==> flow/design.v (excerpt) <==
module cache (
    input   logic           i_hclk,
    input   logic           i_hnreset,
    input   logic           i_hsel_m,
    input   logic   [31:0]  i_haddr_m,
    input   logic           i_hwrite_m,
    input   logic   [ 2:0]  i_hsize_m,
    input   logic   [ 2:0]  i_hburst_m,
    input   logic   [ 3:0]  i_hprot_m,
    input   logic   [ 1:0]  i_htrans_m,
    input   logic           i_hmastlock_m,
    input   logic           i_hready_m,
    input   logic   [31:0]  i_hwdata_m,
    output  logic           o_hready_m,
    output  logic           o_hresp_m,
    output  logic   [31:0]  o_hrdata_m,
    input   logic           i_nbypass,
    input   logic   [31:0]  i_climit,
    input   logic           i_d_cache_en,
    output  logic           o_hsel_sl,
    output  logic           o_hready_i_sl,
    output  logic   [31:0]  o_haddr_sl,
    output  logic           o_hwrite_sl,
    output  logic   [2:0]   o_hsize_sl,
    output  logic   [1:0]   o_htrans_sl,
    output  logic   [31:0]  o_hwdata_sl,
    input   logic   [31:0]  i_hrdata_sl,
    input   logic           i_hready_o_sl,
    input   logic           i_hresp_sl,
    output  logic           o_mem_en,
    output  logic           o_mem_we,
  ...
clock: 6.81 ns
lec_check: 0
cap_margin: 20
core_margin: 2
core_utilization: 59
cts_cluster_diameter: 25
max_routing_layer: met4
setup_slack_margin: 1.77
slew_margin: 20
run.sh (not shown) runs the stock make flow with config.mk's settings and CLKGATE_MAP_FILE=.
The starting point died in 5_1_grt (GRT-0232).
Then changed:
CORE_UTILIZATION = 40   (was 59)
CTS_CLUSTER_DIAMETER = not set   (was 25)
MAX_ROUTING_LAYER = not set   (was met4)
PLACE_DENSITY = 0.6   (was not set)
SETUP_SLACK_MARGIN = 1.4   (was 1.77)
clock period = 11.9 ns   (was 6.81 ns; I/O delays follow)
After rerunning:
- The changed run passed the timing, DRC and antenna checks
- die area increases by well over a third
- synthesized area does not change
- synthesized cell count does not change
Then changed:
ABC_AREA = 1   (was not set)
HOLD_SLACK_MARGIN = 0.3   (was not set)
PLACE_DENSITY = not set   (was 0.6)
SETUP_SLACK_MARGIN = not set   (was 1.4)
SLEW_MARGIN = 30   (was 20)
clock period = 12.0 ns   (was 11.9 ns; I/O delays follow)
Global-route usage falls by 6.1 points.
Combinational power rises by 21%.
Cell area falls by 10%.
Worst hold slack improves by 0.028 ns.
Final cell count rises by 7.0%.
Power rises by 5.9%.
Setup slack degrades by 1.0 ns.
Register-to-register slack degrades by 0.03 ns.
Critical path depth rises by 15.
Then changed:
ABC_AREA = not set   (was 1)
CELL_PAD_IN_SITES_DETAIL_PLACEMENT = 1   (was not set)
CELL_PAD_IN_SITES_GLOBAL_PLACEMENT = 3   (was not set)
CORE_UTILIZATION = 27   (was 40)
CTS_CLUSTER_SIZE = 56   (was not set)
HOLD_SLACK_MARGIN = 0.28   (was 0.3)
MAX_ROUTING_LAYER = met5   (was not set)
MIN_ROUTING_LAYER = met2   (was not set)
PLACE_DENSITY_LB_ADDON = 0.25   (was not set)
SETUP_SLACK_MARGIN = 0.46   (was not set)
SLEW_MARGIN = 20   (was 30)
Result: The new run completed with no timing, DRC or antenna violations; worst setup slack is better by 0.25 ns; area after synthesis went up by a few percent; sequential share of layout area fell by 2.9 points.


## run A
cache again, from the RTL that the note above started with.
==> flow/config.mk <==
export PLATFORM = sky130hd
export DESIGN_NAME = cache
export DESIGN_NICKNAME = cache
export VERILOG_FILES = /design/flow/design.v
export SDC_FILE = /design/flow/constraint.sdc
export NUM_CORES = 4
export LEC_CHECK = 0
export CAP_MARGIN = 40
export CORE_MARGIN = 2
export CORE_UTILIZATION = 72
export CTS_CLUSTER_SIZE = 46
export PLACE_DENSITY_LB_ADDON = 0.11
export SETUP_SLACK_MARGIN = -0.67
export SLEW_MARGIN = 20
==> flow/constraint.sdc <==
create_clock -name core_clock -period 8.56 [get_ports {i_hclk}]
set_input_delay 1.7120 -clock core_clock [delete_from_list [all_inputs] [get_ports {i_hclk}]]
set_output_delay 1.7120 -clock core_clock [all_outputs]
set_load 0.01 [all_outputs]
Run A did not finish; the tool stopped in clock tree synthesis with error DPL-0033.
Here is what was changed in the inputs of run B compared with run A.
- PLACE_DENSITY now 0.37, previously not set
- ABC_AREA now 1, previously not set
- CAP_MARGIN now 20, was 40
- SETUP_SLACK_MARGIN now 1.05, was -0.67
- CTS_CLUSTER_SIZE now 24, was 46
- PLACE_DENSITY_LB_ADDON no longer set, was 0.11
- the clock period (ns, I/O delays scaled along) now 9.51, was 8.56
Run B did not finish; a tool error ended it in clock tree synthesis. Run B vs run A: yosys stat chip area down by a few percent. Going from run A to run B, synthesized instance count went up about 18%; die footprint shows a reduction of 2.9%. From run A to run B the numbers moved as follows: tally of unique sky130hd cells used after synthesis decreased 60, sequential area share after synthesis increased 1.2 points, proportion of synthesized area in mux cells decreased 1.7 points. Taking run B over run A, the total placed cells including tap cells ratio works out to 1.12. Note that the number of nets produced by synthesis recorded for run B amounts to 1.17 times the value seen in run A. In run B relative to run A, estimated wirelength of the detail-placed design had gone down by more than 10%. Floorplan-stage core utilization of run B is on par with run A.
The following lists how run C was set up differently from run B:
- swapping 72 for 20 in CORE_UTILIZATION
- clearing CTS_CLUSTER_SIZE, which used to be 24
- clearing SETUP_SLACK_MARGIN, which used to be 1.05
- clearing ABC_AREA, which used to be 1
- swapping 0.37 for 0.6 in PLACE_DENSITY
- swapping 9.51 for 15.7 in the clock period (ns, I/O delays scaled along)
Results
- Run C finished all stages; the layout is clean.
- Going from run B to run C, floorplan core area grew by more than 100%.
- Compared with run B, run C shows synthesized cell count that has gone down by more than 10%.
- Cell area after placement, run C vs run B: up slightly
Here is what was changed in the inputs of run D compared with run C.
- putting GPL_ROUTABILITY_DRIVEN at 1 where nothing was set
- clearing PLACE_DENSITY, which used to be 0.6
- swapping 20 for 66 in CORE_UTILIZATION
- swapping 15.7 for 8.58 in the clock period (ns, I/O delays scaled along)
[summary]
Run D got as far as global routing, where a tool error ended the run.
For the number of placed instances, taps included, run D came in 779 lower than run C did.
Cell row count for run D is lower than for run C.
Diff run D..run C | count of cell types in the netlist | negligible
For the placement-stage worst setup slack, run D came in 2.74 ns lower than run C did.
In the tables for run D and run C, setup fix buffers added after clock tree synthesis reads lower with run C.
Starting utilization of the core area is lower on run C
Summary of the comparison: die area is lower in run D, relative to run C.
Inputs modified between run D and run E:
- PLACE_DENSITY now 0.51, previously not set
- CORE_UTILIZATION now 56, was 66
- the clock period (ns, I/O delays scaled along) now 7.91, was 8.58
## What came out
Run E finished every stage; the final checks, however, were not passed, the failures being negative setup slack.
Run D → run E: chip area line of the yosys report did not really move; count of different cell masters after synthesis did not really move.
Looking at run E and run D, the post-synthesis async set-or-reset flop share is a wash.
From run D to run E the numbers moved as follows: die outline width +about 8%; post-cts resize count higher; cell area after synthesis flat.
Post-synth tally of flip-flops with integrated enable came out exactly the same in run E and run D.
Row total instance count after detailed placement: run E higher / run D lower
Core utilization at floorplan is higher on run D
Looking at die area, run E sits 6300 um2 higher than run D does.
Power figures rest on the tool's default switching activity, not on a simulated workload.
